==> flow/design.v (excerpt) <==
module minimax(
   opt, move,
   grid, column_counts, player, sw, clk
);
Settings: LEC_CHECK=0, ABC_AREA=0, CAP_MARGIN=20, CELL_PAD_IN_SITES_DETAIL_PLACEMENT=0, CELL_PAD_IN_SITES_GLOBAL_PLACEMENT=0, CORE_ASPECT_RATIO=1.13, CORE_MARGIN=2, CORE_UTILIZATION=58, CTS_CLUSTER_DIAMETER=136, GPL_TIMING_DRIVEN=1, HOLD_SLACK_MARGIN=-0.09, MAX_ROUTING_LAYER=met4, SETUP_SLACK_MARGIN=1.68, SLEW_MARGIN=25, TNS_END_PERCENT=5; clock period 6.03 ns.
run.sh (not shown) runs the stock make flow with config.mk's settings and CLKGATE_MAP_FILE=.
The first run ran to the end with violations: max-capacitance violations, max-slew violations, negative setup slack.
Edit:
Settings changed: ABC_AREA 0 to not set, CELL_PAD_IN_SITES_DETAIL_PLACEMENT 0 to not set, CELL_PAD_IN_SITES_GLOBAL_PLACEMENT 0 to not set, CORE_ASPECT_RATIO 1.13 to not set, CTS_CLUSTER_DIAMETER 136 to not set, GPL_TIMING_DRIVEN 1 to not set, HOLD_SLACK_MARGIN -0.09 to -0.1, SETUP_SLACK_MARGIN 1.68 to 1.38, SLEW_MARGIN 25 to 20.
Clock period 6.03 ns to 6.0 ns, I/O delays scaled along.
What happened: With this change the flow ended with an error in global routing (5_1_grt) (ODB-0269); die area barely changes; synthesized area does not change; synthesized cell count does not change.
Edit:
Settings changed: CORE_UTILIZATION 58 to 40, HOLD_SLACK_MARGIN -0.1 to not set, MAX_ROUTING_LAYER met4 to not set, SETUP_SLACK_MARGIN 1.38 to not set, TNS_END_PERCENT 5 to not set.
Clock period 6.0 ns to 10.7 ns, I/O delays scaled along.
After rerunning:
- With this change the flow completed without violations
- synthesized area does not change
- die size grows by 44%
- synthesized cell count is unchanged

minimax again, from the RTL that the note above started with.
Design minimax, start of the top module:
module minimax(
   opt, move,
   grid, column_counts, player, sw, clk
);
==> flow/config.mk <==
export PLATFORM = sky130hd
export DESIGN_NAME = minimax
export DESIGN_NICKNAME = minimax
export VERILOG_FILES = /design/flow/design.v
export SDC_FILE = /design/flow/constraint.sdc
export NUM_CORES = 4
export LEC_CHECK = 0
export ABC_AREA = 1
export CAP_MARGIN = 25
export CORE_MARGIN = 8
export CORE_UTILIZATION = 36
export HOLD_SLACK_MARGIN = 0.12
export MAX_ROUTING_LAYER = met4
export MIN_ROUTING_LAYER = met1
export PLACE_DENSITY_LB_ADDON = 0.08
export SETUP_SLACK_MARGIN = 1.41
export SLEW_MARGIN = 20
==> flow/constraint.sdc <==
create_clock -name core_clock -period 17.3 [get_ports {clk}]
set_input_delay 3.4600 -clock core_clock [delete_from_list [all_inputs] [get_ports {clk}]]
set_output_delay 3.4600 -clock core_clock [all_outputs]
set_load 0.01 [all_outputs]
Next try:
==> flow/config.mk (replaced) <==
export PLATFORM = sky130hd
export DESIGN_NAME = minimax
export DESIGN_NICKNAME = minimax
export VERILOG_FILES = /design/flow/design.v
export SDC_FILE = /design/flow/constraint.sdc
export NUM_CORES = 4
export LEC_CHECK = 0
export CAP_MARGIN = 20
export CORE_MARGIN = 2
export CORE_UTILIZATION = 65
export SLEW_MARGIN = 20
==> flow/constraint.sdc (replaced) <==
create_clock -name core_clock -period 10.7 [get_ports {clk}]
set_input_delay 2.1400 -clock core_clock [delete_from_list [all_inputs] [get_ports {clk}]]
set_output_delay 2.1400 -clock core_clock [all_outputs]
set_load 0.01 [all_outputs]
The changed run ran to the end with no violations.
Combinational power came out higher by well over a third.
Via count rises by a little under a tenth.
Synthesized cell count came out lower by about a fifth.
Register-to-register slack gets worse by 4.0 ns.
Routed wire length climbs by a few percent.
Next try:
--- a/flow/config.mk
+++ b/flow/config.mk
@@ -8,4 +8,4 @@
 export CAP_MARGIN = 20
 export CORE_MARGIN = 2
-export CORE_UTILIZATION = 65
+export CORE_UTILIZATION = 19
 export SLEW_MARGIN = 20
==> flow/constraint.sdc (replaced) <==
create_clock -name core_clock -period 17.2 [get_ports {clk}]
set_input_delay 3.4400 -clock core_clock [delete_from_list [all_inputs] [get_ports {clk}]]
set_output_delay 3.4400 -clock core_clock [all_outputs]
set_load 0.01 [all_outputs]
Total power decreases by well over a third.
Cell area decreases by a few percent.
Via count decreases by roughly a tenth.
Sequential power decreases by well over a third.
Die area increases to 3.4 times its value.

== v49 ==
minimax again, from the RTL that the note above started with.
## minimax
module minimax(
   opt, move,
   grid, column_counts, player, sw, clk
);
Settings: LEC_CHECK=0, ABC_AREA=0, CAP_MARGIN=20, CELL_PAD_IN_SITES_DETAIL_PLACEMENT=0, CELL_PAD_IN_SITES_GLOBAL_PLACEMENT=0, CORE_ASPECT_RATIO=1.13, CORE_MARGIN=2, CORE_UTILIZATION=58, CTS_CLUSTER_DIAMETER=51, CTS_CLUSTER_SIZE=51, GPL_TIMING_DRIVEN=1, HOLD_SLACK_MARGIN=0.28, PLACE_DENSITY_LB_ADDON=0.03, SLEW_MARGIN=25; clock period 7.94 ns.
v49 did not finish; the tool stopped in global routing (5_1_grt) with error GRT-0232.
Here is what was changed in the inputs of v33 compared with v49.
# v49
export LEC_CHECK = 0
export ABC_AREA = 0
export CAP_MARGIN = 20
export CELL_PAD_IN_SITES_DETAIL_PLACEMENT = 0
export CELL_PAD_IN_SITES_GLOBAL_PLACEMENT = 0
export CORE_ASPECT_RATIO = 1.13
export CORE_MARGIN = 2
export CORE_UTILIZATION = 58
export CTS_CLUSTER_DIAMETER = 51
export CTS_CLUSTER_SIZE = 51
export GPL_TIMING_DRIVEN = 1
export HOLD_SLACK_MARGIN = 0.28
export PLACE_DENSITY_LB_ADDON = 0.03
export SLEW_MARGIN = 25
create_clock -name core_clock -period 7.94 [get_ports {clk}]
# v33
export LEC_CHECK = 0
export ABC_AREA = 0
export CAP_MARGIN = 20
export CELL_PAD_IN_SITES_DETAIL_PLACEMENT = 0
export CELL_PAD_IN_SITES_GLOBAL_PLACEMENT = 0
export CORE_ASPECT_RATIO = 1.13
export CORE_MARGIN = 2
export CORE_UTILIZATION = 58
export CTS_CLUSTER_DIAMETER = 136
export GPL_TIMING_DRIVEN = 1
export HOLD_SLACK_MARGIN = -0.09
export SLEW_MARGIN = 25
export TNS_END_PERCENT = 5
create_clock -name core_clock -period 9.33 [get_ports {clk}]
--- outcome ---
- Final checks on v33, whose flow otherwise completed, came back failing, citing negative setup slack.
- Compared with v49, in v33 synthesis area per yosys was more or less identical; global placement routability congestion went down by 0.016; number of standard-cell rows in the floorplan was more or less identical; number of flops mapped to enable cells by yosys was more or less identical; half-perimeter wire length after placement went down by 3.8 mm.
- Between v33 and v49, the number of port buffers figures differ only marginally.
- Higher post-CTS setup buffer count was reported by v49, not v33.
- Diff v49 -> v33 | total cell area at the placement stage | down by a few percent
- Re sequential area share after synthesis: no difference whatsoever between v33 and v49.
Relative to v33, the following input files were edited for v59:
# v33
export LEC_CHECK = 0
export ABC_AREA = 0
export CAP_MARGIN = 20
export CELL_PAD_IN_SITES_DETAIL_PLACEMENT = 0
export CELL_PAD_IN_SITES_GLOBAL_PLACEMENT = 0
export CORE_ASPECT_RATIO = 1.13
export CORE_MARGIN = 2
export CORE_UTILIZATION = 58
export CTS_CLUSTER_DIAMETER = 136
export GPL_TIMING_DRIVEN = 1
export HOLD_SLACK_MARGIN = -0.09
export SLEW_MARGIN = 25
export TNS_END_PERCENT = 5
create_clock -name core_clock -period 9.33 [get_ports {clk}]
# v59
export LEC_CHECK = 0
export ABC_AREA = 0
export CAP_MARGIN = 20
export CELL_PAD_IN_SITES_DETAIL_PLACEMENT = 0
export CELL_PAD_IN_SITES_GLOBAL_PLACEMENT = 0
export CORE_ASPECT_RATIO = 1.13
export CORE_MARGIN = 2
export CORE_UTILIZATION = 58
export CTS_CLUSTER_DIAMETER = 346
export GPL_TIMING_DRIVEN = 1
export HOLD_SLACK_MARGIN = -0.09
export SLEW_MARGIN = 25
export TNS_END_PERCENT = 5
create_clock -name core_clock -period 5.96 [get_ports {clk}]
Ran to the end and failed final checks on negative setup slack: v59. v59 vs. v33: combinational group power increased about 80%; total negative slack shows a reduction of 675.02 ns; wire length on met3 now larger. Standard cell area after detailed placement | v59 above v33. Higher post-route total power was reported by v59, not v33. [v59 vs v33] combined global-route utilization of all metal layers: higher in v59. Measured against v59, the detailed-route wire length of v33 comes out at 0.878 times the reference value.
Setup changes, v59 to v20
# v59
export LEC_CHECK = 0
export ABC_AREA = 0
export CAP_MARGIN = 20
export CELL_PAD_IN_SITES_DETAIL_PLACEMENT = 0
export CELL_PAD_IN_SITES_GLOBAL_PLACEMENT = 0
export CORE_ASPECT_RATIO = 1.13
export CORE_MARGIN = 2
export CORE_UTILIZATION = 58
export CTS_CLUSTER_DIAMETER = 346
export GPL_TIMING_DRIVEN = 1
export HOLD_SLACK_MARGIN = -0.09
export SLEW_MARGIN = 25
export TNS_END_PERCENT = 5
create_clock -name core_clock -period 5.96 [get_ports {clk}]
# v20
export LEC_CHECK = 0
export CAP_MARGIN = 20
export CORE_MARGIN = 2
export CORE_UTILIZATION = 58
export SETUP_SLACK_MARGIN = -0.59
export SLEW_MARGIN = 20
create_clock -name core_clock -period 10.6 [get_ports {clk}]
Notes after the runs:
Going from v59 to v20, number of standard cells in the layout, taps in and fillers out shrank by 702; die outline area held steady; count of vias placed by the detailed router shrank by about 14%; part of the power in registers grew by 3.4 points.
Going from v59 to v20, count of TritonRoute iterations in the first routing pass shrinks by 1.
Looking at capture point of the worst path, the grid_copy_2[54] result is from v20; the grid_copy_2[39] one comes from v59.
On core area, v20 and v59 are basically level.
v20 against v59: maximum frequency essentially unchanged; number of gates on the worst path with buffers counted decreased 1.9%; number of clock-tree buffers in the layout essentially unchanged; met3 routing resource usage after global routing decreased 4.3 points.
None of the runs v20 and v59 ends with a clean layout.
The flow completed for v20, but it is not clean: the layout still shows negative setup slack.
To summarise v59: no stage aborted, but the layout did not pass its checks, failing on negative setup slack.
Share of the clock period used by the worst path after layout in v20 is 80 points lower than in v59
Power and IR drop assume default switching activity.
